$ cat design/flow/run.sh
#!/bin/bash
# the make line also repeats each setting of config.mk as NAME=value (left out here)
make -C /OpenROAD-flow-scripts/flow DESIGN_CONFIG=/design/flow/config.mk WORK_HOME=/design/flow/orfs CLKGATE_MAP_FILE= finish
$ cat design/flow/constraint.sdc
create_clock -name core_clock -period 18.2 [get_ports {clk}]
set_input_delay 3.6400 -clock core_clock [delete_from_list [all_inputs] [get_ports {clk}]]
set_output_delay 3.6400 -clock core_clock [all_outputs]
set_load 0.01 [all_outputs]
$ cat design/flow/config.mk
export PLATFORM = sky130hd
export DESIGN_NAME = convolver
export DESIGN_NICKNAME = convolver
export VERILOG_FILES = /design/flow/design.v
export SDC_FILE = /design/flow/constraint.sdc
export NUM_CORES = 4
export LEC_CHECK = 0
export ABC_AREA = 1
export CAP_MARGIN = 20
export CELL_PAD_IN_SITES_DETAIL_PLACEMENT = 1
export CORE_ASPECT_RATIO = 1.29
export CORE_MARGIN = 8
export CORE_UTILIZATION = 45
export CTS_CLUSTER_DIAMETER = 32
export GPL_ROUTABILITY_DRIVEN = 0
export GPL_TIMING_DRIVEN = 0
export HOLD_SLACK_MARGIN = 0.15
export MAX_ROUTING_LAYER = met4
export PLACE_DENSITY_LB_ADDON = 0.21
export SLEW_MARGIN = 35
export TNS_END_PERCENT = 35
$ cat design/flow/design.v
module convolver #(
    parameter N = 16,   
    parameter Q = 12,   
    parameter n = 416,  
    parameter k = 3,    
    parameter s = 1,    
    parameter NUM_MAC = 8  
)(
    input wire clk,
    input wire rst,
    input wire en,
    input wire [N-1:0] activation_in,
    input wire [(k*k*N)-1:0] weight, 
    input wire [N-1:0] batch_gamma,  
    input wire [N-1:0] batch_beta,   
    output wire [N-1:0] conv_out
);
    reg [N-1:0] line_buffer [(k-1)*n-1:0];
    wire [N-1:0] window_buffer [0:k*k-1];
    integer i;
    always @(posedge clk) begin
        if (rst) begin
            for (i = 0; i < (k-1)*n; i = i + 1) begin
                line_buffer[i] <= 0;
            end
        end else if (en) begin
            for (i = (k-1)*n-1; i > 0; i = i - 1) begin
                line_buffer[i] <= line_buffer[i-1];
            end
            line_buffer[0] <= activation_in;  
        end
    end
    genvar x, y;
    generate
        for (y = 0; y < k; y = y + 1) begin : window_row
            for (x = 0; x < k; x = x + 1) begin : window_col
                if (y == k-1) begin
                    assign window_buffer[y*k + x] = line_buffer[x];  
                end else begin
                    assign window_buffer[y*k + x] = line_buffer[y*n + x];
                end
            end
        end
    endgenerate
    reg [N-1:0] conv_temp;
    always @(*) begin
        conv_temp = 0;
        for (i = 0; i < k*k; i = i + 1) begin
            conv_temp = conv_temp + (($signed(window_buffer[i]) * $signed(weight[i*N +: N])) >>> Q);
        end
    end
    wire [N-1:0] bn_out;
    assign bn_out = (conv_temp * batch_gamma) + batch_beta;
    assign conv_out = (bn_out[N-1]) ? (bn_out >>> 3) : bn_out;  
endmodule
==> results of run 1 <==
## metal layers
layer / track usage / wire length [um] / part of all wire / vias up
met5: - / 0 / 0 / -
met3: 0.0420 / 29300 / 0.038 / 2076
met1: 0.255 / 294000 / 0.38 / 112000
li1: - / - / - / 111000
met4: 0.107 / 31500 / 0.041 / 0
met2: 0.471 / 412000 / 0.54 / 4103
## cell type report
type / instances / share of cell area
diodes: 28 / 0.000221
plain buffers: 2455 / 0.0310
clock buffers: 1338 / 0.0953
clock inverters: 544 / 0.0216
inverters: 1810 / 0.0215
multi-input cells: 23600 / 0.369
flip-flops and latches: 6704 / 0.423
well taps: 7913 / 0.0312
repair buffers: 226 / 0.00679
## stage by stage
stage / setup slack (ns) / setup TNS (ns)
floorplan: -0.280 / -3.93
global placement: -3.39 / -49.84
detailed placement: -3.55 / -52.57
CTS: -2.19 / -31.81
global route: -2.26 / -33.03
finish: -1.90 / -27.61
## what timing repair did
item	4_1_cts	5_1_grt
gates cloned	1	2
endpoints found under the setup margin	15	15
pin swaps	29	77
setup buffers	22	17
gates resized	231	234
endpoints found under the hold margin	0	0
==> metrics.csv, run 1 <==
metric,value,unit
Die Y,890,um
largest net degree at the start of global routing,17,
Remaining DRCs,0,
IO buf count,176,
Violated Checks,negative setup slack,
CP startpoint,weight[35],
row count,321,
clk latency of the worst-skew pair,1.21,ns
Crit path top cell by count,fa_1,
status,failed layout checks,
OpenROAD warning count,29,
mean area per synthesized cell,7.70,um^2
initial antenna violation count,26,
critical path's largest stage delay,0.58,ns
Yosys top cell by area,dfxtp_1,
net count of the finished layout,37400,
"Remaining Overflow, GRT",0,
fin crit share,1.10,
crit-path leading delay family,adder cells,
unrepaired setup endpoints after global routing,yes,
Basic Gates by Area,0.216,
Ports,211,
ys flop type,dfxtp_1,
crit path to,conv_out[9],
R2R cell count,3,
Hold Startpoint,line_buffer[128][5],
XOR/XNOR Area Share,0.00769,
ys flops,6704,
hold depth,2,
Dominant cell area share,0.504,
Sink Count,6704,
Clock transition at path regs,0.06,ns
Syn Nets,36100,
Final ANT Viol Nets,0,
Buf/Inv on CP,16,
via count,229000,
Synth Instances,34600,
HPWL Detailed,503,mm
Finish-stage setup viols,15,
PnR worst setup slack,-1.90,ns
core area,591000,um^2
vias in the first global route,255000,
"Core Util, Final",0.537,
startpoint types,primary input,
Pre-antenna DRT Iters,6,
CTS Hold Buffers Added,0,
TritonCTS buffer count,1100,
Synth Cell Area,266000,um^2
Final Max Slew Viols,0,
Critical Path RT,14.56,ns
Netlist cell types,42,
Initial DRC Count,10100,
total die size,617000,um^2
logic area,117000,um^2
All-Layer GR Usage,0.250,
Hold Path Sink,line_buffer[129][5],
tally of filler cells in the layout,71400,
Post-synth top cells,"nand2_1 (15000), a21oi_1 (6784), dfxtp_1 (6704)",
top-count cell post-synth,nand2_1,
mean routed wirelength per cell,17.2,um
Worst R2R End,line_buffer[3][0],
final hold vios,0,
Placed Instances,42700,
FF-to-FF Start,line_buffer[2][0],
htree depth,7,
Cell area leaders,"dfxtp_1 (50%), nand2_1 (21%), a21oi_1 (13%)",
final instance area,317000,um^2
max capacitance violation total,0,
Hold Crit Class,register to register,
"mux frac, synth",0,
Max-Slew Margin vs Limit,0.333,
WHS,0.418,ns
CTS tree,built,
"Seq share, synth",0.504,
yosys cell count,34600,
number of enable flip-flop cells,0,
first-pass GRT wire length,1270,mm
crit end category,output port,
vias per std cell,5.13,
FP Util,0.451,
Post-synth ARST share,0,
crit path kind,primary input to output port,
Slew @ Worst Pin,1.00,ns
Max Freq,49.8,MHz
Final min period,20.10,ns
fa+ha+maj area frac,0.0829,
Yosys chip area,266000,um^2
worst-path maximum fanout,10,
Final Non-Filler Cells,44600,
yosys aoi share,0.129,
slowest cell on the critical path,fa_2,
Longest Clk Path Bufs,5,
WL final,767,mm
Area growth syn-to-layout,19.1,%
root buffer cell,clkbuf_16,
Worst EP arrival,16.46,ns
Worst path depth,52,
Reg area,134000,um^2
Yosys warnings,2,
r2r setup slk,16.44,ns
dpl cell area,279000,um^2
Top non-seq family,simple AND/OR/NAND/NOR gates,
chip width,693,um
skew final,0.0679,ns
==> run 2: changes to the inputs <==
Settings changed: ABC_AREA 1 to unset, CELL_PAD_IN_SITES_DETAIL_PLACEMENT 1 to unset, CORE_ASPECT_RATIO 1.29 to unset, CORE_MARGIN 8 to 2, CORE_UTILIZATION 45 to 9, CTS_CLUSTER_DIAMETER 32 to unset, GPL_ROUTABILITY_DRIVEN 0 to unset, GPL_TIMING_DRIVEN 0 to unset, HOLD_SLACK_MARGIN 0.15 to unset, MAX_ROUTING_LAYER met4 to unset, PLACE_DENSITY set to 0.6, PLACE_DENSITY_LB_ADDON 0.21 to unset, SLEW_MARGIN 35 to 20, TNS_END_PERCENT 35 to unset.
Clock period 18.2 ns to 29.4 ns, I/O delays scaled along.
==> run 2 against run 1 <==
Now clean on timing, DRC and antenna. Sequential share of layout area fell by 3.2 points. Cell area rose by 8.1%. Wire length fell by 36%. Via count fell by 29%. Critical endpoint is now conv_out[4]. Highest routed layer is now met5.
==> metrics.csv, run 2 <==
metric,value,unit,change
"mux frac, synth",0.249,,+0.249
crit-path leading delay family,adder cells,,
top-count cell post-synth,nor2_1,,
Die Y,1.74,mm,+95%
root buffer cell,clkbuf_16,,
OpenROAD warning count,162,,+460%
"Seq share, synth",0.497,,-0.00676
via count,163000,,-29%
largest net degree at the start of global routing,236,,+219
row count,636,,+98%
r2r setup slk,27.98,ns,+11.54 ns
Hold Startpoint,line_buffer[312][7],,
Crit path top cell by count,fa_1,,
Max-Slew Margin vs Limit,0.236,,-0.0968
CTS Hold Buffers Added,0,,unchanged
Top non-seq family,multiplexers,,
Basic Gates by Area,0.118,,-0.0981
Critical Path RT,23.52,ns,+8.96 ns
Final min period,27.42,ns,
Max Freq,36.5,MHz,
mean area per synthesized cell,10.3,um^2,+34%
final hold vios,0,,unchanged
initial antenna violation count,42,,+62%
Final Max Slew Viols,0,,unchanged
unrepaired setup endpoints after global routing,no,,
Post-synth top cells,"nor2_1 (6740), mux2i_1 (6712), dfxtp_1 (6704)",,
worst-path maximum fanout,15,,+5
CP startpoint,weight[129],,
Post-CTS Resized,0,,-100%
FF-to-FF Start,line_buffer[0][3],,
Worst path depth,47,,-9.6%
crit path to,conv_out[4],,
number of enable flip-flop cells,0,,unchanged
ys flop type,dfxtp_1,,
XOR/XNOR Area Share,0.0106,,+0.00289
All-Layer GR Usage,0.0317,,-0.219
crit end category,output port,,
Pre-antenna DRT Iters,5,,-1
Synth Cell Area,270000,um^2,+1.4%
CTS tree,built,,
status,"complete, no violations",,
FP Util,0.0901,,-0.361
Dominant cell area share,0.497,,-0.00676
Hold Crit Class,register to register,,
R2R cell count,3,,unchanged
Yosys top cell by area,dfxtp_1,,
Area growth syn-to-layout,27.1,%,
Sink Count,6704,,unchanged
TritonCTS buffer count,722,,-34%
fa+ha+maj area frac,0.0818,,-0.00111
Remaining DRCs,0,,unchanged
slowest cell on the critical path,clkdlybuf4s50_1,,
htree depth,6,,-1
net count of the finished layout,27100,,-28%
IO buf count,209,,+19%
total die size,3010000,um^2,+390%
Slew @ Worst Pin,1.15,ns,+0.145 ns
mean routed wirelength per cell,7.46,um,-57%
Yosys chip area,270000,um^2,+1.4%
critical path's largest stage delay,0.89,ns,+0.31 ns
Worst R2R End,line_buffer[0][3],,
crit path kind,primary input to output port,,
hold depth,2,,unchanged
Post-synth ARST share,0,,unchanged
Final ANT Viol Nets,0,,unchanged
Synth Instances,26100,,-24%
vias in the first global route,159000,,-38%
chip width,1.74,mm,+150%
Finish-stage setup viols,0,,-15
"Remaining Overflow, GRT",0,,unchanged
ys flops,6704,,unchanged
post-route setup TNS,0,ns,+27.61 ns
skew final,0.0976,ns,+0.0297 ns
startpoint types,primary input,,
yosys aoi share,0.00319,,-0.126
Cell area leaders,"dfxtp_1 (50%), mux2i_1 (25%), nor2_1 (9.4%)",,
Syn Nets,27600,,-23%
yosys cell count,26100,,-24%
max capacitance violation total,0,,unchanged
Clock transition at path regs,0.06,ns,about the same
Netlist cell types,58,,+38%
fin crit share,0.933,,-0.172
core area,3000000,um^2,+410%
Hold Path Sink,line_buffer[313][7],,
clk latency of the worst-skew pair,1.17,ns,-0.04 ns
first-pass GRT wire length,817,mm,-35%
vias per std cell,2.46,,-52%
HPWL Detailed,315,mm,-37%
RD Place Congestion,0.703,,
Yosys warnings,2,,unchanged
Setup Buffers After CTS,0,,-100%
Worst EP arrival,21.54,ns,+5.08 ns
Initial DRC Count,6173,,-39%
Ports,211,,unchanged
Longest Clk Path Bufs,5,,unchanged
Buf/Inv on CP,12,,-4
WL final,493,mm,-36%
## run 2: layout make-up
class	instances	area [um^2]
Tap cell	39900	49900
Sequential cell	6704	134000
Clock inverter	258	3890
Multi-Input combinational cell	16600	125000
Antenna cell	13	32.5
Fill cell	341000	2650000
Inverter	1178	4420
Timing Repair Buffer	436	4260
Clock buffer	1053	21200
## run 2: routing by layer
layer | track usage | part of all wire | wire length [um]
met5 | 0 | 0.00016 | 79
met4 | 0.0109 | 0.031 | 15400
met3 | 0.00604 | 0.038 | 18600
met2 | 0.0556 | 0.47 | 230000
met1 | 0.0388 | 0.46 | 228000
## run 2: metrics by stage
step           utilization  std cells  hold WS [ns]  worst slack (ns)  cell area, um^2
4_1_cts              0.115      66100         0.394              1.83           343000
5_1_grt              0.115      66100         0.424              1.15           343000
3_3_place_gp         0.106      64800         0.470              1.55           318000
2_1_floorplan            -      26100         0.460              5.11           270000
3_5_place_dp         0.106      64800         0.478              1.85           318000
6_report             0.115      66100         0.398              1.98           343000
==> run 3: changes to the inputs <==
Settings changed: CELL_PAD_IN_SITES_DETAIL_PLACEMENT set to 1, CORE_ASPECT_RATIO set to 1.29, CORE_MARGIN 2 to 5, CORE_UTILIZATION 9 to 45, CTS_CLUSTER_DIAMETER set to 32, GPL_ROUTABILITY_DRIVEN set to 0, GPL_TIMING_DRIVEN set to 0, HOLD_SLACK_MARGIN set to 0.15, SLEW_MARGIN 20 to 5.
Clock period 29.4 ns to 21.3 ns, I/O delays scaled along.
==> run 3 against run 2 <==
The layout now fails its checks (negative setup slack). Wire length up 28%. Register-to-register slack worse by 8.3 ns. Setup slack worse by 2.2 ns. Synthesized area stayed put. Clock skew is 0.024 ns lower. Sequential cell count stayed put. Sequential share of layout area up 2.6 points. Critical path type unchanged.
==> metrics.csv, run 3 <==
metric,value,unit,change
status,failed layout checks,,
Violated Checks,negative setup slack,,
Hold Crit Class,register to register,,
Syn Nets,27600,,unchanged
"Seq share, synth",0.497,,unchanged
Dominant cell area share,0.497,,unchanged
PnR worst setup slack,-0.205,ns,-2.18 ns
ys flops,6704,,unchanged
Ports,211,,unchanged
OpenROAD warning count,28,,-83%
critical path's largest stage delay,0.57,ns,-0.32 ns
fin crit share,1.01,,+0.0768
CP startpoint,weight[68],,
crit-path leading delay family,adder cells,,
Longest Clk Path Bufs,5,,unchanged
row count,323,,-49%
Placed Instances,34300,,-47%
FP Util,0.451,,+0.361
initial antenna violation count,22,,-48%
Buf/Inv on CP,16,,+4
Post-synth top cells,"nor2_1 (6740), mux2i_1 (6712), dfxtp_1 (6704)",,
crit path kind,primary input to output port,,
Initial DRC Count,5967,,-3.3%
vias per std cell,4.97,,+100%
root buffer cell,clkbuf_16,,
TritonCTS buffer count,1112,,+54%
"Remaining Overflow, GRT",0,,unchanged
Worst path depth,52,,+11%
crit end category,output port,,
net count of the finished layout,29000,,+7.0%
Crit path top cell by count,fa_1,,
total die size,616000,um^2,-80%
Post-synth ARST share,0,,unchanged
yosys aoi share,0.00319,,unchanged
Hold Path Sink,line_buffer[216][15],,
Max-Slew Margin vs Limit,0.305,,+0.0695
ys flop type,dfxtp_1,,
logic area,126000,um^2,+0.90%
startpoint types,primary input,,
unrepaired setup endpoints after global routing,yes,,
Sink Count,6704,,unchanged
Yosys chip area,270000,um^2,unchanged
Remaining DRCs,0,,unchanged
Netlist cell types,58,,unchanged
slowest cell on the critical path,fa_1,,
yosys cell count,26100,,unchanged
Finish-stage setup viols,14,,+14
Cell area leaders,"dfxtp_1 (50%), mux2i_1 (25%), nor2_1 (9.4%)",,
Die Y,890,um,-49%
IO buf count,181,,-13%
vias in the first global route,205000,,+29%
clk latency of the worst-skew pair,1.18,ns,about the same
final hold vios,0,,unchanged
Setup WS pre-CTS,-3.71,ns,-5.55 ns
crit path to,conv_out[6],,
Critical Path RT,17.04,ns,-6.48 ns
Final min period,21.50,ns,
skew final,0.0735,ns,-0.0241 ns
WL final,631,mm,+28%
Synth Instances,26100,,unchanged
fa+ha+maj area frac,0.0818,,unchanged
top-count cell post-synth,nor2_1,,
CTS tree,built,,
htree depth,7,,+1
mean area per synthesized cell,10.3,um^2,unchanged
Reg area,134000,um^2,about the same
FF-to-FF Start,line_buffer[2][1],,
mean routed wirelength per cell,17.4,um,+130%
tally of filler cells in the layout,64000,,-81%
Basic Gates by Area,0.118,,unchanged
Yosys top cell by area,dfxtp_1,,
Worst R2R End,line_buffer[2][1],,
Hold Startpoint,line_buffer[215][15],,
Top non-seq family,multiplexers,,
worst-path maximum fanout,7,,-8
HPWL Detailed,433,mm,+37%
"mux frac, synth",0.249,,unchanged
chip width,692,um,-60%
Max Freq,46.5,MHz,
Pre-antenna DRT Iters,5,,unchanged
Slew @ Worst Pin,1.04,ns,-0.108 ns
Final ANT Viol Nets,0,,unchanged
Yosys warnings,2,,unchanged
first-pass GRT wire length,1050,mm,+29%
max capacitance violation total,0,,unchanged
Synth Cell Area,270000,um^2,unchanged
Worst EP arrival,17.24,ns,-4.30 ns
All-Layer GR Usage,0.205,,+0.173
hold depth,2,,unchanged
largest net degree at the start of global routing,17,,-93%
Clock transition at path regs,0.05,ns,about the same
R2R cell count,3,,unchanged
r2r setup slk,19.71,ns,-8.27 ns
core area,599000,um^2,-80%
number of enable flip-flop cells,0,,unchanged
Area growth syn-to-layout,19.1,%,
via count,180000,,+11%
Final Max Slew Viols,0,,unchanged
XOR/XNOR Area Share,0.0106,,unchanged
Final Non-Filler Cells,36300,,-45%
[run 3: per-layer routing]
| layer | part of all wire | global-route usage |
|---|---|---|
| met1 | 0.39 | 0.222 |
| met2 | 0.53 | 0.390 |
| met3 | 0.037 | 0.0392 |
| met4 | 0.035 | 0.0800 |
| met5 | 0.00011 | 0 |
[run 3: cell type report]
class	instances	share of cell area
antenna	15	0.000117
buffer	1673	0.0209
clock buffer	1318	0.0939
clock inverter	583	0.0219
inverter	1178	0.0138
multi-input combinational	16600	0.393
sequential	6704	0.418
tap	7962	0.0310
timing repair buffer	278	0.00808
[run 3: repair_timing]
| item | CTS | global route |
|---|---|---|
| buffers inserted | 71 | 13 |
| hold buffers | 0 | 0 |
| pin swaps | 137 | 114 |
| gates resized | 588 | 176 |
| endpoints found under the setup margin | 15 | 15 |
| cloned | 3 | 1 |
| hold endpoints to repair | 0 | 0 |
[run 3: stage by stage]
step | setup TNS [ns] | hold slack (ns) | utilization | area (um^2)
finish | -1.99 | 0.449 | 0.537 | 321000
global route | -7.12 | 0.498 | 0.537 | 321000
CTS | -0.0746 | 0.450 | 0.536 | 321000
detailed placement | -54.29 | 0.481 | 0.471 | 282000
global placement | -50.16 | 0.471 | 0.470 | 282000
floorplan | 0 | 0.460 | - | 270000
==> run 4: changes to the inputs <==
Settings changed: ABC_AREA set to 1, CAP_MARGIN 20 to 15, CELL_PAD_IN_SITES_DETAIL_PLACEMENT 1 to unset, CORE_ASPECT_RATIO 1.29 to unset, CORE_MARGIN 5 to 2, CORE_UTILIZATION 45 to 72, CTS_CLUSTER_DIAMETER 32 to 89, CTS_CLUSTER_SIZE set to 13, GPL_TIMING_DRIVEN 0 to unset, HOLD_SLACK_MARGIN 0.15 to unset, MIN_ROUTING_LAYER set to met1, PLACE_DENSITY 0.6 to unset, PLACE_DENSITY_LB_ADDON set to 0.1, SETUP_SLACK_MARGIN set to 4.59, SLEW_MARGIN 5 to 20, TNS_END_PERCENT set to 55.
Clock period 21.3 ns to 15.4 ns, I/O delays scaled along.
==> run 4 against run 3 <==
Highest routed layer unchanged. Synthesized area shrank 1.3%. Core utilization rose by 25 points. Synthesized cell count grew 32%. Global-route usage increased by 5.9 points. The layout still fails its checks (negative setup slack). Clock skew is 0.034 ns lower. Final cell count grew 6.9%. Via count increased by 15%. Critical endpoint is now conv_out[5]. Setup slack worse by 2.8 ns. Sequential cell count unchanged. Cell area fell by 9.9%. Non-clock buffer count fell by 908.
==> metrics.csv, run 4 <==
metric,value,unit,change
status,failed layout checks,,
Violated Checks,negative setup slack,,
net count of the finished layout,35200,,+22%
crit-path leading delay family,adder cells,,
Netlist cell types,42,,-28%
Area growth syn-to-layout,8.72,%,
Clock transition at path regs,0.06,ns,about the same
R2R cell count,4,,+1
Dominant cell area share,0.504,,+0.00676
total die size,375000,um^2,-39%
ys flop type,dfxtp_1,,
Crit path top cell by count,fa_1,,
PnR worst setup slack,-2.99,ns,-2.79 ns
vias per std cell,5.36,,+7.8%
"mux frac, synth",0,,-0.249
Critical Path RT,12.32,ns,-4.72 ns
FF-to-FF Start,line_buffer[2][4],,
HPWL Detailed,299,mm,-31%
fin crit share,1.19,,+0.185
OpenROAD warning count,290,,+940%
via count,208000,,+15%
startpoint types,primary input,,
WHS,0.432,ns,-0.0173 ns
Synth Cell Area,266000,um^2,-1.3%
Ports,211,,unchanged
"Remaining Overflow, GRT",0,,unchanged
crit end category,output port,,
gr busiest metal,met2,,
grt met2 use,0.445,,+0.0547
htree depth,6,,-1
Worst path depth,57,,+9.6%
final instance area,290000,um^2,-9.9%
r2r setup slk,13.93,ns,-5.78 ns
top-count cell post-synth,nand2_1,,
Final min period,18.39,ns,
Final Max Slew Viols,0,,unchanged
Yosys top cell by area,dfxtp_1,,
unrepaired setup endpoints after global routing,yes,,
Cell area leaders,"dfxtp_1 (50%), nand2_1 (21%), a21oi_1 (13%)",,
chip width,612,um,-12%
crit path to,conv_out[5],,
crit path kind,primary input to output port,,
Hold Path Sink,line_buffer[382][12],,
Final ANT Viol Nets,0,,unchanged
slowest cell on the critical path,fa_1,,
tally of filler cells in the layout,25800,,-60%
Pre-antenna DRT Iters,8,,+3
mean area per synthesized cell,7.70,um^2,-25%
IO buf count,209,,+15%
Slew @ Worst Pin,1.13,ns,+0.0935 ns
CP startpoint,weight[68],,
Max-Slew Margin vs Limit,0.245,,-0.0600
Top non-seq family,simple AND/OR/NAND/NOR gates,,
XOR/XNOR Area Share,0.00769,,-0.00289
Hold Crit Class,register to register,,
WL final,509,mm,-19%
final hold vios,0,,unchanged
Post-synth top cells,"nand2_1 (15000), a21oi_1 (6784), dfxtp_1 (6704)",,
clk latency of the worst-skew pair,1.01,ns,-0.17 ns
Post-synth ARST share,0,,unchanged
Hold Startpoint,line_buffer[381][12],,
yosys cell count,34600,,+32%
Finish-stage setup viols,15,,+1
Synth Instances,34600,,+32%
row count,223,,-31%
"Seq share, synth",0.504,,+0.00676
skew final,0.0392,ns,-0.0343 ns
Die Y,612,um,-31%
Setup WS pre-CTS,-3.88,ns,-0.177 ns
core area,369000,um^2,-38%
initial antenna violation count,18,,-18%
mean routed wirelength per cell,13.1,um,-25%
All-Layer GR Usage,0.264,,+0.0590
Longest Clk Path Bufs,4,,-1
largest net degree at the start of global routing,270,,+253
hold depth,2,,unchanged
CTS tree,built,,
Worst EP arrival,15.31,ns,-1.93 ns
TritonCTS buffer count,591,,-47%
Yosys chip area,266000,um^2,-1.3%
Buf/Inv on CP,20,,+4
grt met1 use,0.354,,+0.132
Remaining DRCs,0,,unchanged
fa+ha+maj area frac,0.0829,,+0.00111
Worst R2R End,line_buffer[3][4],,
Initial DRC Count,16700,,+180%
FP Util,0.723,,+0.272
Max Freq,54.4,MHz,
Yosys warnings,2,,unchanged
Basic Gates by Area,0.216,,+0.0981
dpl cell area,272000,um^2,-3.3%
met3 usage,0.0346,,-0.00457
vias in the first global route,194000,,-5.1%
Sink Count,6704,,unchanged
yosys aoi share,0.129,,+0.126
worst-path maximum fanout,7,,unchanged
max capacitance violation total,0,,unchanged
ys flops,6704,,unchanged
number of enable flip-flop cells,0,,unchanged
Syn Nets,36100,,+31%
first-pass GRT wire length,877,mm,-17%
critical path's largest stage delay,0.57,ns,about the same
root buffer cell,clkbuf_16,,
-- run 4: final cells by class --
type	count	area, um^2	share of cell area
clock inverters	47	653	0.00226
flip-flops and latches	6704	134000	0.463
diodes	17	42.5	0.000147
repair buffers	1043	9330	0.0322
clock buffers	612	15200	0.0527
inverters	1810	6830	0.0236
well taps	4950	6190	0.0214
multi-input cells	23600	117000	0.404
-- run 4: what timing repair did --
item                       CTS  global route
pin swaps                  101            59
hold buffers                 0             0
setup buffers               48             6
cloned                       4             0
gates resized              361            91
setup endpoints to repair   15            15
-- run 4: stage by stage --
step | cells | setup TNS, ns | util
2_1_floorplan | 34600 | -29.13 | -
3_3_place_gp | 38100 | -53.66 | 0.739
3_5_place_dp | 38100 | -57.27 | 0.739
4_1_cts | 38800 | -41.88 | 0.785
5_1_grt | 38800 | -50.61 | 0.786
6_report | 38800 | -44.38 | 0.786
-- run 4: metal layers --
layer	part of all wire	wire length (um)
met1	0.45	228000
met2	0.48	242000
met3	0.047	23800
met4	0.029	14700
met5	0.000053	27
==> run 5: changes to the inputs <==
Settings changed: ABC_AREA 1 to unset, CAP_MARGIN 15 to 20, CORE_ASPECT_RATIO set to 1.29, CORE_UTILIZATION 72 to 45, CTS_CLUSTER_DIAMETER 89 to 32, CTS_CLUSTER_SIZE 13 to unset, HOLD_SLACK_MARGIN set to 0.15, MIN_ROUTING_LAYER met1 to unset, PLACE_DENSITY set to 0.6, PLACE_DENSITY_LB_ADDON 0.1 to unset, SETUP_SLACK_MARGIN 4.59 to unset, TNS_END_PERCENT 55 to unset.
Clock period 15.4 ns to 28.0 ns, I/O delays scaled along.
==> run 5 against run 4 <==
The run now finishes clean. Register-to-register slack better by 13 ns. Sequential share of layout area down 3.9 points. Setup slack better by 4.6 ns. Cell area up 9.2%. Wire length down 12%. Critical path type unchanged. Critical endpoint is now conv_out[7].
==> metrics.csv, run 5 <==
metric,value,unit,change
status,"complete, no violations",,
Clock transition at path regs,0.05,ns,about the same
crit path to,conv_out[7],,
Final Max Slew Viols,0,,unchanged
Basic Gates by Area,0.118,,-0.0981
Yosys chip area,270000,um^2,+1.4%
Post-CTS Resized,0,,-100%
initial antenna violation count,9,,-9
Post-synth top cells,"nor2_1 (6740), mux2i_1 (6712), dfxtp_1 (6704)",,
skew final,0.0854,ns,+0.0462 ns
hold depth,2,,unchanged
startpoint types,primary input,,
number of enable flip-flop cells,0,,unchanged
OpenROAD warning count,120,,-59%
final hold vios,0,,unchanged
Critical Path RT,22.40,ns,+10.08 ns
TritonCTS buffer count,1155,,+95%
Synth Instances,26100,,-24%
largest net degree at the start of global routing,222,,-18%
post-route setup TNS,0,ns,+44.38 ns
slowest cell on the critical path,clkdlybuf4s50_1,,
Max Freq,37.8,MHz,
Hold Path Sink,line_buffer[387][6],,
Dominant cell area share,0.497,,-0.00676
top-count cell post-synth,nor2_1,,
CTS tree,built,,
Slew @ Worst Pin,1.17,ns,+0.0397 ns
Netlist cell types,58,,+38%
Worst EP arrival,20.83,ns,+5.52 ns
Area growth syn-to-layout,17.1,%,
max capacitance violation total,0,,unchanged
HPWL Detailed,260,mm,-13%
Post-synth ARST share,0,,unchanged
fa+ha+maj area frac,0.0818,,-0.00111
clk latency of the worst-skew pair,1.15,ns,+0.14 ns
Sink Count,6704,,unchanged
Final ANT Viol Nets,0,,unchanged
Final min period,26.43,ns,
Initial DRC Count,7690,,-54%
unrepaired setup endpoints after global routing,no,,
Top non-seq family,multiplexers,,
Worst path depth,47,,-18%
Buf/Inv on CP,11,,-45%
Yosys warnings,2,,unchanged
vias in the first global route,165000,,-15%
core area,599000,um^2,+62%
CTS Hold Buffers Added,0,,unchanged
yosys cell count,26100,,-24%
Longest Clk Path Bufs,5,,+1
R2R cell count,3,,-1
Hold Startpoint,line_buffer[386][6],,
mean area per synthesized cell,10.3,um^2,+34%
ys flops,6704,,unchanged
tally of filler cells in the layout,53300,,+110%
crit path kind,primary input to output port,,
net count of the finished layout,27500,,-22%
Setup Buffers After CTS,0,,-100%
chip width,686,um,+12%
Pre-antenna DRT Iters,5,,-3
CP startpoint,weight[131],,
first-pass GRT wire length,777,mm,-11%
crit end category,output port,,
grt met2 use,0.238,,-0.207
Syn Nets,27600,,-23%
Synth Cell Area,270000,um^2,+1.4%
r2r setup slk,26.49,ns,+12.56 ns
Crit path top cell by count,fa_1,,
"Remaining Overflow, GRT",0,,unchanged
row count,323,,+45%
XOR/XNOR Area Share,0.0106,,+0.00289
crit-path leading delay family,adder cells,,
met3 usage,0.0377,,+0.00305
All-Layer GR Usage,0.147,,-0.117
"mux frac, synth",0.249,,+0.249
Finish-stage setup viols,0,,-15
htree depth,7,,+1
FP Util,0.451,,-0.272
total die size,606000,um^2,+62%
Cell area leaders,"dfxtp_1 (50%), mux2i_1 (25%), nor2_1 (9.4%)",,
Remaining DRCs,0,,unchanged
"Seq share, synth",0.497,,-0.00676
Die Y,884,um,+44%
root buffer cell,clkbuf_16,,
mean routed wirelength per cell,12.8,um,-2.1%
grt met1 use,0.187,,-0.167
WL final,447,mm,-12%
Max-Slew Margin vs Limit,0.219,,-0.0264
Yosys top cell by area,dfxtp_1,,
Hold Crit Class,register to register,,
IO buf count,209,,unchanged
yosys aoi share,0.00319,,-0.126
gr busiest metal,met2,,
Ports,211,,unchanged
FF-to-FF Start,line_buffer[1][5],,
worst-path maximum fanout,15,,+8
via count,166000,,-20%
Worst R2R End,line_buffer[2][5],,
fin crit share,0.944,,-0.250
ys flop type,dfxtp_1,,
critical path's largest stage delay,0.85,ns,+0.28 ns
vias per std cell,4.77,,-11%
run 5: per-stage QoR:
| stage | hold slack [ns] | cells | setup WS, ns | cell area [um^2] | util |
|---|---|---|---|---|---|
| 6_report | 0.405 | 34800 | 1.57 | 316000 | 0.528 |
| 2_1_floorplan | 0.460 | 26100 | 4.27 | 270000 | - |
| 3_3_place_gp | 0.471 | 32800 | 1.39 | 278000 | 0.464 |
| 4_1_cts | 0.403 | 34800 | 1.52 | 316000 | 0.528 |
| 3_5_place_dp | 0.479 | 32800 | 1.54 | 278000 | 0.464 |
| 5_1_grt | 0.423 | 34800 | 0.851 | 316000 | 0.528 |
run 5: cell type report:
type | instances | area [um^2] | share of cell area
multi-input cells | 16600 | 125000 | 0.395
diodes | 3 | 7.51 | 0.0000237
well taps | 7962 | 9960 | 0.0315
inverters | 1178 | 4420 | 0.0140
clock buffers | 1426 | 31700 | 0.100
clock inverters | 559 | 6890 | 0.0218
repair buffers | 421 | 4010 | 0.0127
flip-flops and latches | 6704 | 134000 | 0.424
run 5: metal layers:
metal | wire length [um] | vias up
met5 | 79 | -
met4 | 14100 | 12
met3 | 21000 | 976
met2 | 201000 | 2297
met1 | 211000 | 78000
li1 | - | 84800
==> run 6: changes to the inputs <==
Settings changed: CORE_ASPECT_RATIO 1.29 to unset, CTS_CLUSTER_DIAMETER 32 to unset, GPL_ROUTABILITY_DRIVEN 0 to unset, HOLD_SLACK_MARGIN 0.15 to unset.
==> run 6 against run 5 <==
Still clean. Synthesized cell count unchanged. Core utilization down 2.5 points. Final cell count down 2.0%. Register-to-register slack about the same. Clock skew down 0.034 ns. Fmax up 1.9%. First-iteration DRC count down 6.8%. Die area about the same. Critical path depth down 3. Largest cell class unchanged.
==> metrics.csv, run 6 <==
metric,value,unit,change
worst-path maximum fanout,15,,unchanged
Synth Cell Area,270000,um^2,unchanged
Ports,211,,unchanged
slowest cell on the critical path,fa_1,,
first-pass GRT wire length,748,mm,-3.7%
htree depth,6,,-1
net count of the finished layout,27000,,-1.7%
crit path kind,primary input to output port,,
CTS tree,built,,
hold depth,2,,unchanged
Synth Instances,26100,,unchanged
IO buf count,209,,unchanged
yosys cell count,26100,,unchanged
"Remaining Overflow, GRT",0,,unchanged
Buf/Inv on CP,12,,+1
Max Freq,38.6,MHz,+1.9%
CTS Hold Buffers Added,0,,unchanged
fa+ha+maj area frac,0.0818,,unchanged
XOR/XNOR Area Share,0.0106,,unchanged
"mux frac, synth",0.249,,unchanged
Die Y,779,um,-12%
skew final,0.0513,ns,-0.0340 ns
top-count cell post-synth,nor2_1,,
R2R cell count,3,,unchanged
WHS,0.444,ns,+0.0396 ns
post-route setup TNS,0,ns,unchanged
fin crit share,0.926,,-0.0179
CP startpoint,weight[52],,
FF-to-FF Start,line_buffer[2][2],,
status,"complete, no violations",,
Longest Clk Path Bufs,4,,-1
Top non-seq family,multiplexers,,
via count,162000,,-2.4%
root buffer cell,clkbuf_16,,
mean area per synthesized cell,10.3,um^2,unchanged
Worst path depth,44,,-6.4%
OpenROAD warning count,150,,+25%
core area,598000,um^2,about the same
Cell area leaders,"dfxtp_1 (50%), mux2i_1 (25%), nor2_1 (9.4%)",,
Final Non-Filler Cells,34100,,-2.0%
"Seq share, synth",0.497,,unchanged
critical path's largest stage delay,0.94,ns,+0.09 ns
Netlist cell types,58,,unchanged
Finish-stage setup viols,0,,unchanged
vias in the first global route,158000,,-4.0%
Syn Nets,27600,,unchanged
FP Util,0.451,,about the same
Initial DRC Count,7164,,-6.8%
dpl cell area,278000,um^2,about the same
final hold vios,0,,unchanged
r2r setup slk,26.50,ns,about the same
RD Place Congestion,0.821,,
Worst EP arrival,20.33,ns,-0.50 ns
HPWL Detailed,255,mm,-2.1%
clk latency of the worst-skew pair,1.07,ns,-0.08 ns
Dominant cell area share,0.497,,unchanged
Max-Slew Margin vs Limit,0.251,,+0.0325
Hold Startpoint,line_buffer[319][4],,
ys flops,6704,,unchanged
Yosys top cell by area,dfxtp_1,,
startpoint types,primary input,,
total die size,606000,um^2,about the same
largest net degree at the start of global routing,269,,+21%
max capacitance violation total,0,,unchanged
Slew @ Worst Pin,1.12,ns,-0.0487 ns
final instance area,301000,um^2,-4.9%
yosys aoi share,0.00319,,unchanged
Pre-antenna DRT Iters,5,,unchanged
number of enable flip-flop cells,0,,unchanged
unrepaired setup endpoints after global routing,no,,
Critical Path RT,22.40,ns,about the same
Worst R2R End,line_buffer[3][2],,
Final min period,25.93,ns,-0.503 ns
Setup Buffers After CTS,0,,unchanged
Area growth syn-to-layout,11.4,%,
ys flop type,dfxtp_1,,
Post-synth top cells,"nor2_1 (6740), mux2i_1 (6712), dfxtp_1 (6704)",,
Final Max Slew Viols,0,,unchanged
Crit path top cell by count,fa_1,,
All-Layer GR Usage,0.139,,-0.00863
Hold Crit Class,register to register,,
Basic Gates by Area,0.118,,unchanged
Hold Path Sink,line_buffer[320][4],,
Clock transition at path regs,0.06,ns,about the same
row count,284,,-12%
Post-CTS Resized,0,,unchanged
vias per std cell,4.75,,-0.42%
WL final,429,mm,-4.0%
chip width,779,um,+13%
Sink Count,6704,,unchanged
Post-synth ARST share,0,,unchanged
Remaining DRCs,0,,unchanged
mean routed wirelength per cell,12.6,um,-2.0%
Placed Instances,32900,,+0.097%
Yosys warnings,2,,unchanged
crit end category,output port,,
initial antenna violation count,13,,+4
TritonCTS buffer count,699,,-39%
PnR worst setup slack,2.07,ns,+0.503 ns
crit-path leading delay family,adder cells,,
Yosys chip area,270000,um^2,unchanged
crit path to,conv_out[7],,
Setup WS pre-CTS,1.93,ns,+0.386 ns
Final ANT Viol Nets,0,,unchanged
run 6: metrics by stage:
step | utilization
4_1_cts | 0.503
6_report | 0.503
2_1_floorplan | -
5_1_grt | 0.503
3_3_place_gp | 0.464
3_5_place_dp | 0.464
run 6: area by class of cell:
class / instances / area (um^2)
Sequential cell: 6704 / 134000
Antenna cell: 6 / 15.0
Inverter: 1178 / 4420
Clock inverter: 183 / 2400
Multi-Input combinational cell: 16600 / 125000
Tap cell: 8008 / 10000
Fill cell: 54400 / 297000
Timing Repair Buffer: 409 / 4050
Clock buffer: 1066 / 20800
run 6: layer usage:
metal | vias to the layer above | track usage | share of wire
li1 | 83500 | - | -
met1 | 76100 | 0.184 | 0.49
met2 | 1639 | 0.232 | 0.44
met3 | 781 | 0.0240 | 0.041
met4 | 14 | 0.0398 | 0.027
met5 | - | 0 | 0.00024
==> run 7: changes to the inputs <==
Settings changed: ABC_AREA set to 0, CAP_MARGIN 20 to 30, CELL_PAD_IN_SITES_DETAIL_PLACEMENT set to 1, CORE_ASPECT_RATIO set to 0.56, CORE_UTILIZATION 45 to 20, CTS_CLUSTER_DIAMETER set to 330, CTS_CLUSTER_SIZE set to 21, GPL_ROUTABILITY_DRIVEN set to 0, GPL_TIMING_DRIVEN set to 0, MAX_ROUTING_LAYER set to met4, MIN_ROUTING_LAYER set to met1, PLACE_DENSITY 0.6 to unset, PLACE_DENSITY_LB_ADDON set to 0.11, SETUP_SLACK_MARGIN set to -1.21, TNS_END_PERCENT set to 95.
Clock period 28.0 ns to 27.7 ns, I/O delays scaled along.
==> run 7 against run 6 <==
The layout now fails its checks (negative setup slack). Wire length rose by 76%. Cell area rose by 1.4%. Non-clock buffer count grew 1520. Critical endpoint is now conv_out[8].
==> metrics.csv, run 7 <==
metric,value,unit,change
status,failed layout checks,,
Violated Checks,negative setup slack,,
Synth Cell Area,270000,um^2,unchanged
first-pass GRT wire length,1160,mm,+55%
fa+ha+maj area frac,0.0818,,unchanged
Slew @ Worst Pin,1.15,ns,+0.0275 ns
htree depth,5,,-1
startpoint types,primary input,,
IO buf count,181,,-13%
Initial DRC Count,7093,,-0.99%
via count,172000,,+6.2%
crit path to,conv_out[8],,
FP Util,0.200,,-0.251
yosys aoi share,0.00319,,unchanged
"Seq share, synth",0.497,,unchanged
Setup WS pre-CTS,-1.80,ns,-3.73 ns
critical path's largest stage delay,0.92,ns,-0.02 ns
fin crit share,1.02,,+0.0905
FF-to-FF Start,line_buffer[2][0],,
Crit path top cell by count,fa_1,,
"mux frac, synth",0.249,,unchanged
Finish-stage setup viols,12,,+12
Syn Nets,27600,,unchanged
post-route setup TNS,-3.04,ns,-3.04 ns
crit end category,output port,,
Cell area leaders,"dfxtp_1 (50%), mux2i_1 (25%), nor2_1 (9.4%)",,
WL final,754,mm,+76%
Max-Slew Margin vs Limit,0.233,,-0.0184
Final Max Slew Viols,0,,unchanged
slowest cell on the critical path,clkdlybuf4s50_1,,
Top non-seq family,multiplexers,,
All-Layer GR Usage,0.112,,-0.0268
initial antenna violation count,61,,+48
worst-path maximum fanout,10,,-5
ys flops,6704,,unchanged
root buffer cell,clkbuf_16,,
Synth Instances,26100,,unchanged
Netlist cell types,58,,unchanged
Post-synth ARST share,0,,unchanged
Yosys warnings,2,,unchanged
Yosys chip area,270000,um^2,unchanged
ys flop type,dfxtp_1,,
Setup Buffers After CTS,0,,unchanged
crit-path leading delay family,adder cells,,
Die Y,873,um,+12%
Ports,211,,unchanged
Hold Crit Class,register to register,,
vias in the first global route,179000,,+13%
Worst R2R End,line_buffer[2][0],,
Basic Gates by Area,0.118,,unchanged
Remaining DRCs,0,,unchanged
hold depth,2,,unchanged
final instance area,305000,um^2,+1.4%
number of enable flip-flop cells,0,,unchanged
R2R cell count,3,,unchanged
total die size,1360000,um^2,+120%
Worst path depth,48,,+9.1%
Pre-antenna DRT Iters,5,,unchanged
Yosys top cell by area,dfxtp_1,,
dpl cell area,295000,um^2,+6.4%
Max Freq,35.5,MHz,
clk latency of the worst-skew pair,1.18,ns,+0.11 ns
Area growth syn-to-layout,13.0,%,
TritonCTS buffer count,363,,-48%
Post-synth top cells,"nor2_1 (6740), mux2i_1 (6712), dfxtp_1 (6704)",,
XOR/XNOR Area Share,0.0106,,unchanged
skew final,0.0838,ns,+0.0324 ns
Hold Path Sink,line_buffer[154][6],,
crit path kind,primary input to output port,,
mean area per synthesized cell,10.3,um^2,unchanged
PnR worst setup slack,-0.459,ns,-2.53 ns
Final ANT Viol Nets,0,,unchanged
CP startpoint,weight[19],,
row count,319,,+12%
mean routed wirelength per cell,16.9,um,+34%
OpenROAD warning count,26,,-83%
Critical Path RT,22.16,ns,-0.24 ns
largest net degree at the start of global routing,22,,-92%
core area,1350000,um^2,+130%
final hold vios,0,,unchanged
HPWL Detailed,586,mm,+130%
chip width,1.56,mm,+100%
Final min period,28.16,ns,
Sink Count,6704,,unchanged
Hold Startpoint,line_buffer[153][6],,
Longest Clk Path Bufs,5,,+1
yosys cell count,26100,,unchanged
top-count cell post-synth,nor2_1,,
Buf/Inv on CP,13,,+1
"Remaining Overflow, GRT",0,,unchanged
CTS tree,built,,
r2r setup slk,25.32,ns,-1.18 ns
max capacitance violation total,0,,unchanged
vias per std cell,3.85,,-19%
Dominant cell area share,0.497,,unchanged
Worst EP arrival,22.62,ns,+2.29 ns
Clock transition at path regs,0.09,ns,+0.03 ns
net count of the finished layout,28200,,+4.4%
run 7: cell type report:
type | count | area [um^2]
fill | 153000 | 1040000
sequential | 6704 | 134000
multi-input combinational | 16600 | 125000
tap | 18000 | 22500
clock buffer | 367 | 9180
buffer | 1686 | 6400
inverter | 1178 | 4420
timing repair buffer | 243 | 2930
clock inverter | 20 | 360
antenna | 24 | 60.1
run 7: stage by stage:
step | instances | hold slack, ns | utilization
floorplan | 26100 | 0.460 | -
global placement | 44300 | 0.472 | 0.219
detailed placement | 44300 | 0.483 | 0.219
CTS | 44700 | 0.441 | 0.226
global route | 44800 | 0.484 | 0.227
finish | 44800 | 0.437 | 0.227
run 7: repair_timing:
| item | 4_1_cts | 5_1_grt |
|---|---|---|
| hold buffers | 0 | 0 |
| gates resized | 5 | 7 |
| setup endpoints to repair | 10 | 13 |
run 7: per-layer routing:
| metal | GRT usage | vias to the layer above | wire length (um) |
|---|---|---|---|
| met5 | - | - | 0 |
| met2 | 0.133 | 1227 | 254000 |
| li1 | - | 85700 | - |
| met1 | 0.191 | 84600 | 465000 |
| met3 | 0.0148 | 596 | 24200 |
| met4 | 0.0160 | 0 | 11200 |
==> run 8: changes to the inputs <==
Settings changed: ABC_AREA 0 to 1, CAP_MARGIN 30 to 20, CELL_PAD_IN_SITES_DETAIL_PLACEMENT 1 to unset, CORE_ASPECT_RATIO 0.56 to unset, CORE_UTILIZATION 20 to 72, CTS_CLUSTER_DIAMETER 330 to unset, CTS_CLUSTER_SIZE 21 to 14, GPL_ROUTABILITY_DRIVEN 0 to unset, GPL_TIMING_DRIVEN 0 to unset, MAX_ROUTING_LAYER met4 to unset, MIN_ROUTING_LAYER met1 to unset, PLACE_DENSITY_LB_ADDON 0.11 to 0.06, SETUP_SLACK_MARGIN -1.21 to 1.84, TNS_END_PERCENT 95 to 5.
Clock period 27.7 ns to 15.2 ns, I/O delays scaled along.
==> run 8 against run 7 <==
The layout still fails its checks (negative setup slack). Non-clock buffer count shrank 825. Final cell count shrank 12%. Wire length shrank 29%. Die area shrank 72%. Critical path type unchanged. Critical endpoint is now conv_out[6]. Largest cell class unchanged.
==> metrics.csv, run 8 <==
metric,value,unit,change
number of enable flip-flop cells,0,,unchanged
FP Util,0.723,,+0.522
Hold Path Sink,line_buffer[329][12],,
Post-synth ARST share,0,,unchanged
Slew @ Worst Pin,1.15,ns,-0.00163 ns
slowest cell on the critical path,fa_1,,
XOR/XNOR Area Share,0.00769,,-0.00289
Max-Slew Margin vs Limit,0.234,,+0.00109
max capacitance violation total,0,,unchanged
hold depth,2,,unchanged
Synth Instances,34600,,+32%
initial antenna violation count,26,,-57%
OpenROAD warning count,356,,+1300%
Die Y,612,um,-30%
total die size,375000,um^2,-72%
All-Layer GR Usage,0.277,,+0.165
chip width,612,um,-61%
startpoint types,primary input,,
Syn Nets,36100,,+31%
yosys aoi share,0.129,,+0.126
Hold Startpoint,line_buffer[328][12],,
status,failed layout checks,,
Buf/Inv on CP,19,,+6
mean routed wirelength per cell,13.6,um,-19%
Ports,211,,unchanged
Yosys top cell by area,dfxtp_1,,
TritonCTS buffer count,627,,+73%
Worst path depth,56,,+17%
Yosys chip area,266000,um^2,-1.3%
Cell area leaders,"dfxtp_1 (50%), nand2_1 (21%), a21oi_1 (13%)",,
Longest Clk Path Bufs,4,,-1
Hold Crit Class,register to register,,
final instance area,295000,um^2,-3.4%
WHS,0.380,ns,-0.0568 ns
RD Place Congestion,0.917,,
net count of the finished layout,35300,,+25%
Final min period,18.41,ns,
Yosys warnings,2,,unchanged
Setup WS pre-CTS,-4.23,ns,-2.43 ns
CTS Hold Buffers Added,0,,unchanged
PnR worst setup slack,-3.21,ns,-2.75 ns
Netlist cell types,42,,-28%
Final ANT Viol Nets,0,,unchanged
vias in the first global route,197000,,+10%
Worst R2R End,line_buffer[2][1],,
fin crit share,1.21,,+0.194
WL final,534,mm,-29%
Finish-stage setup viols,15,,+3
Top non-seq family,simple AND/OR/NAND/NOR gates,,
"mux frac, synth",0,,-0.249
row count,223,,-30%
crit path to,conv_out[6],,
Max Freq,54.3,MHz,
core area,369000,um^2,-73%
Basic Gates by Area,0.216,,+0.0981
"Seq share, synth",0.504,,+0.00676
Synth Cell Area,266000,um^2,-1.3%
largest net degree at the start of global routing,270,,+1100%
crit end category,output port,,
Crit path top cell by count,fa_1,,
"Remaining Overflow, GRT",0,,unchanged
critical path's largest stage delay,0.56,ns,-0.36 ns
IO buf count,209,,+15%
final hold vios,0,,unchanged
htree depth,6,,+1
Worst EP arrival,15.37,ns,-7.25 ns
crit-path leading delay family,adder cells,,
Initial DRC Count,17000,,+140%
worst-path maximum fanout,5,,-5
Pre-antenna DRT Iters,6,,+1
ys flops,6704,,unchanged
crit path kind,primary input to output port,,
CP startpoint,weight[54],,
HPWL Detailed,312,mm,-47%
tally of filler cells in the layout,24500,,-84%
skew final,0.0921,ns,+0.00836 ns
clk latency of the worst-skew pair,1.06,ns,-0.12 ns
vias per std cell,5.33,,+39%
via count,210000,,+22%
Final Max Slew Viols,0,,unchanged
Critical Path RT,12.16,ns,-10.00 ns
Area growth syn-to-layout,10.7,%,
mean area per synthesized cell,7.70,um^2,-25%
yosys cell count,34600,,+32%
r2r setup slk,13.79,ns,-11.53 ns
first-pass GRT wire length,909,mm,-22%
CTS tree,built,,
Dominant cell area share,0.504,,+0.00676
R2R cell count,4,,+1
post-route setup TNS,-47.31,ns,-44.27 ns
FF-to-FF Start,line_buffer[1][1],,
fa+ha+maj area frac,0.0829,,+0.00111
Sink Count,6704,,unchanged
Clock transition at path regs,0.06,ns,-0.03 ns
root buffer cell,clkbuf_16,,
Violated Checks,negative setup slack,,
ys flop type,dfxtp_1,,
unrepaired setup endpoints after global routing,yes,,
dpl cell area,273000,um^2,-7.6%
Post-synth top cells,"nand2_1 (15000), a21oi_1 (6784), dfxtp_1 (6704)",,
top-count cell post-synth,nand2_1,,
Remaining DRCs,0,,unchanged
[run 8: area by class of cell]
class                           instances  area, um^2  area share
Antenna cell                           14        35.0    0.000119
Clock buffer                          947       18500      0.0629
Clock inverter                        173        2000     0.00678
Inverter                             1810        6820      0.0231
Multi-Input combinational cell      23600      117000       0.397
Sequential cell                      6704      134000       0.455
Tap cell                             4950        6190      0.0210
Timing Repair Buffer                 1104        9880      0.0335
[run 8: layer usage]
metal	GRT usage	up-vias	part of all wire
met5	0	-	0.00016
met4	0.0670	14	0.021
met3	0.0324	832	0.039
met2	0.474	3399	0.49
met1	0.375	98700	0.45
li1	-	107000	-
[run 8: what timing repair did]
item	4_1_cts	5_1_grt
endpoints found under the setup margin	15	15
setup buffers	15	26
gates resized	153	275
pin swaps	49	153
[run 8: per-stage QoR]
step | instances | utilization
after global routing | 39300 | 0.800
after CTS | 39300 | 0.797
after global placement | 38100 | 0.741
after floorplan | 34600 | -
final | 39300 | 0.800
after detailed placement | 38100 | 0.741
==> run 9: changes to the inputs <==
Settings changed: CORE_UTILIZATION 72 to 70, CTS_CLUSTER_SIZE 14 to unset, PLACE_DENSITY set to 0.74, PLACE_DENSITY_LB_ADDON 0.06 to unset, SETUP_SLACK_MARGIN 1.84 to 1.03, TNS_END_PERCENT 5 to unset.
==> run 9 against run 8 <==
Still fails the layout checks on negative setup slack. Cell area is 0.29% higher. First-iteration DRC count is 4.2% lower. Clock skew is 0.023 ns lower. Global-route usage is 0.81 points lower. Setup slack better by 0.16 ns. Sequential cell count stayed put. Non-clock buffer count is 7 higher. Core utilization is 2.0 points lower. Critical path type unchanged.
==> metrics.csv, run 9 <==
metric,value,unit,change
final hold vios,0,,unchanged
Final ANT Viol Nets,0,,unchanged
CTS Hold Buffers Added,0,,unchanged
Worst path depth,54,,-3.6%
total die size,385000,um^2,+2.8%
htree depth,6,,unchanged
R2R cell count,5,,+1
tally of filler cells in the layout,26600,,+8.4%
max capacitance violation total,0,,unchanged
vias per std cell,5.29,,-0.66%
status,failed layout checks,,
Critical Path RT,12.16,ns,about the same
Final Max Slew Viols,0,,unchanged
FF-to-FF Start,line_buffer[0][2],,
r2r setup slk,13.65,ns,-0.14 ns
Netlist cell types,42,,unchanged
Violated Checks,negative setup slack,,
OpenROAD warning count,361,,+1.4%
TritonCTS buffer count,626,,-0.16%
Synth Instances,34600,,unchanged
ys flop type,dfxtp_1,,
slowest cell on the critical path,fa_1,,
Post-synth ARST share,0,,unchanged
Die Y,621,um,+1.4%
hold depth,2,,unchanged
startpoint types,primary input,,
Top non-seq family,simple AND/OR/NAND/NOR gates,,
number of enable flip-flop cells,0,,unchanged
mean routed wirelength per cell,13.5,um,-0.74%
XOR/XNOR Area Share,0.00769,,unchanged
post-route setup TNS,-45.00,ns,+2.31 ns
unrepaired setup endpoints after global routing,yes,,
Syn Nets,36100,,unchanged
largest net degree at the start of global routing,271,,+0.37%
mean area per synthesized cell,7.70,um^2,unchanged
Clock transition at path regs,0.06,ns,about the same
skew final,0.0687,ns,-0.0234 ns
Remaining DRCs,0,,unchanged
crit end category,output port,,
net count of the finished layout,35300,,+0.023%
Worst R2R End,line_buffer[0][2],,
Hold Startpoint,line_buffer[14][13],,
RD Place Congestion,0.912,,-0.52%
Longest Clk Path Bufs,4,,unchanged
WL final,531,mm,-0.54%
PnR worst setup slack,-3.04,ns,+0.163 ns
Yosys top cell by area,dfxtp_1,,
initial antenna violation count,45,,+73%
final instance area,296000,um^2,+0.29%
Initial DRC Count,16300,,-4.2%
Basic Gates by Area,0.216,,unchanged
HPWL Detailed,311,mm,-0.31%
Max Freq,54.8,MHz,+0.90%
Finish-stage setup viols,15,,unchanged
Ports,211,,unchanged
Final min period,18.24,ns,-0.163 ns
core area,379000,um^2,+2.8%
Worst EP arrival,15.20,ns,-0.17 ns
FP Util,0.703,,-0.0197
via count,209000,,-0.46%
crit path kind,primary input to output port,,
row count,226,,+1.3%
dpl cell area,273000,um^2,about the same
clk latency of the worst-skew pair,1.06,ns,about the same
Max-Slew Margin vs Limit,0.239,,+0.00487
yosys cell count,34600,,unchanged
Hold Crit Class,register to register,,
crit-path leading delay family,adder cells,,
IO buf count,209,,unchanged
worst-path maximum fanout,6,,+1
CP startpoint,weight[85],,
Sink Count,6704,,unchanged
fa+ha+maj area frac,0.0829,,unchanged
top-count cell post-synth,nand2_1,,
"Remaining Overflow, GRT",0,,unchanged
yosys aoi share,0.129,,unchanged
chip width,621,um,+1.4%
"mux frac, synth",0,,unchanged
Yosys warnings,2,,unchanged
Slew @ Worst Pin,1.14,ns,-0.00730 ns
Hold Path Sink,line_buffer[15][13],,
"Seq share, synth",0.504,,unchanged
crit path to,conv_out[8],,
vias in the first global route,194000,,-1.7%
Area growth syn-to-layout,11.0,%,
critical path's largest stage delay,0.56,ns,about the same
fin crit share,1.20,,-0.0107
Crit path top cell by count,fa_1,,
CTS tree,built,,
Yosys chip area,266000,um^2,unchanged
Post-synth top cells,"nand2_1 (15000), a21oi_1 (6784), dfxtp_1 (6704)",,
All-Layer GR Usage,0.269,,-0.00812
Dominant cell area share,0.504,,unchanged
root buffer cell,clkbuf_16,,
Synth Cell Area,266000,um^2,unchanged
Pre-antenna DRT Iters,6,,unchanged
first-pass GRT wire length,905,mm,-0.44%
Buf/Inv on CP,18,,-1
ys flops,6704,,unchanged
Cell area leaders,"dfxtp_1 (50%), nand2_1 (21%), a21oi_1 (13%)",,
[run 9: through the flow]
stage	std cells	utilization	setup slack [ns]	hold slack, ns
global placement	38200	0.721	-4.01	0.447
CTS	39400	0.779	-2.95	0.409
detailed placement	38200	0.721	-4.01	0.451
global route	39400	0.780	-3.48	0.416
finish	39400	0.780	-3.04	0.417
floorplan	34600	-	-2.08	0.436
[run 9: per-layer routing]
layer / wire [um] / global-route usage / part of all wire
met1: 246000 / 0.376 / 0.46
met2: 253000 / 0.444 / 0.48
met3: 21700 / 0.0334 / 0.041
met4: 11100 / 0.0655 / 0.021
met5: 195 / 0 / 0.00037
[run 9: repair_timing]
action	CTS	global route
resized	492	66
pin swaps	153	81
buffers inserted	55	16
endpoints found under the hold margin	0	0
gates cloned	2	2
setup endpoints to repair	15	15
[run 9: cell type report]
cell class / count / area [um^2] / area share
diodes: 15 / 37.5 / 0.000127
clock buffers: 950 / 18500 / 0.0625
clock inverters: 174 / 2540 / 0.00860
inverters: 1810 / 6820 / 0.0231
multi-input cells: 23600 / 117000 / 0.397
flip-flops and latches: 6704 / 134000 / 0.454
well taps: 5016 / 6280 / 0.0212
repair buffers: 1111 / 10000 / 0.0338
==> run 10: changes to the inputs <==
Settings changed: ABC_AREA 1 to unset, CORE_UTILIZATION 70 to 40, GPL_TIMING_DRIVEN set to 0, MAX_ROUTING_LAYER set to met4, MIN_ROUTING_LAYER set to met1, PLACE_DENSITY 0.74 to unset, SETUP_SLACK_MARGIN 1.03 to 3.73.
Clock period 15.2 ns to 32.9 ns, I/O delays scaled along.
==> run 10 against run 9 <==
Now clean on timing, DRC and antenna. Clock skew down 0.010 ns. Sequential cell count unchanged. Hold slack better by 0.029 ns. Count of clock-buffer cells in the layout up 90. Final cell count down 7.2%. Core utilization down 32 points. Register-to-register slack better by 18 ns. Via count down 19%. Critical endpoint is now conv_out[11].
==> metrics.csv, run 10 <==
metric,value,unit,change
worst-path maximum fanout,10,,+4
mean routed wirelength per cell,14.2,um,+5.0%
Dominant cell area share,0.497,,-0.00676
Hold Path Sink,line_buffer[354][6],,
XOR/XNOR Area Share,0.0106,,+0.00289
Remaining DRCs,0,,unchanged
RD Place Congestion,0.852,,-6.6%
number of enable flip-flop cells,0,,unchanged
Final Max Slew Viols,0,,unchanged
Max Freq,35.1,MHz,
Die Y,826,um,+33%
Initial DRC Count,6650,,-59%
vias per std cell,4.61,,-13%
max capacitance violation total,0,,unchanged
Cell area leaders,"dfxtp_1 (50%), mux2i_1 (25%), nor2_1 (9.4%)",,
fa+ha+maj area frac,0.0818,,-0.00111
status,"complete, no violations",,
Final ANT Viol Nets,0,,unchanged
Worst R2R End,line_buffer[0][1],,
Buf/Inv on CP,13,,-5
Crit path top cell by count,fa_1,,
R2R cell count,3,,-2
Longest Clk Path Bufs,4,,unchanged
final hold vios,0,,unchanged
HPWL Detailed,376,mm,+21%
vias in the first global route,172000,,-11%
FF-to-FF Start,line_buffer[0][1],,
core area,672000,um^2,+77%
Post-synth ARST share,0,,unchanged
root buffer cell,clkbuf_16,,
FP Util,0.402,,-0.301
CTS Hold Buffers Added,0,,unchanged
initial antenna violation count,15,,-67%
skew final,0.0583,ns,-0.0104 ns
OpenROAD warning count,28,,-92%
Ports,211,,unchanged
Basic Gates by Area,0.118,,-0.0981
slowest cell on the critical path,xor2_1,,
"Seq share, synth",0.497,,-0.00676
Worst EP arrival,21.91,ns,+6.71 ns
WL final,517,mm,-2.7%
crit path kind,primary input to output port,,
Slew @ Worst Pin,1.16,ns,+0.0218 ns
chip width,826,um,+33%
ys flop type,dfxtp_1,,
Synth Cell Area,270000,um^2,+1.4%
Finish-stage setup viols,0,,-15
"mux frac, synth",0.249,,+0.249
Syn Nets,27600,,-23%
post-route setup TNS,0,ns,+45.00 ns
top-count cell post-synth,nor2_1,,
Post-synth top cells,"nor2_1 (6740), mux2i_1 (6712), dfxtp_1 (6704)",,
r2r setup slk,31.25,ns,+17.60 ns
TritonCTS buffer count,698,,+12%
Hold Crit Class,register to register,,
Worst path depth,48,,-11%
crit path to,conv_out[11],,
largest net degree at the start of global routing,17,,-94%
PnR worst setup slack,4.41,ns,+7.46 ns
Yosys top cell by area,dfxtp_1,,
Max-Slew Margin vs Limit,0.219,,-0.0201
Top non-seq family,multiplexers,,
row count,301,,+33%
Yosys warnings,2,,unchanged
Final min period,28.49,ns,
crit end category,output port,,
first-pass GRT wire length,870,mm,-3.8%
total die size,682000,um^2,+77%
crit-path leading delay family,adder cells,,
CP startpoint,weight[33],,
via count,169000,,-19%
htree depth,6,,unchanged
All-Layer GR Usage,0.153,,-0.116
Hold Startpoint,line_buffer[353][6],,
Sink Count,6704,,unchanged
Pre-antenna DRT Iters,6,,unchanged
yosys aoi share,0.00319,,-0.126
Netlist cell types,58,,+38%
Clock transition at path regs,0.06,ns,about the same
ys flops,6704,,unchanged
Yosys chip area,270000,um^2,+1.4%
Synth Instances,26100,,-24%
CTS tree,built,,
IO buf count,181,,-13%
mean area per synthesized cell,10.3,um^2,+34%
"Remaining Overflow, GRT",0,,unchanged
startpoint types,primary input,,
Area growth syn-to-layout,13.6,%,
Setup WS pre-CTS,4.10,ns,+8.11 ns
net count of the finished layout,28500,,-19%
critical path's largest stage delay,0.91,ns,+0.35 ns
unrepaired setup endpoints after global routing,no,,
hold depth,2,,unchanged
clk latency of the worst-skew pair,1.11,ns,+0.05 ns
yosys cell count,26100,,-24%
Critical Path RT,26.32,ns,+14.16 ns
fin crit share,0.866,,-0.334
[run 10: cell type report]
class	instances	area, um^2
tap	8938	11200
sequential	6704	134000
buffer	1691	6380
fill	63100	366000
multi-input combinational	16600	125000
timing repair buffer	184	1880
clock buffer	1040	20600
inverter	1178	4420
antenna	9	22.5
clock inverter	226	2930
[run 10: layer usage]
metal,GRT usage,part of all wire
met1,0.198,0.48
met5,-,0
met2,0.250,0.46
met4,0.0413,0.028
met3,0.0237,0.039
[run 10: timing repair]
item,4_1_cts,5_1_grt
gates resized,0,2
endpoints found under the setup margin,0,15
buffers inserted,0,0
[run 10: per-stage QoR]
stage               std cells   util  cell area [um^2]  hold slack [ns]
finish                  36500  0.456            307000            0.446
global route            36500  0.456            307000            0.463
CTS                     36500  0.456            307000            0.441
detailed placement      35300  0.421            283000            0.479
global placement        35300  0.421            283000            0.471
floorplan               26100      -            270000            0.460
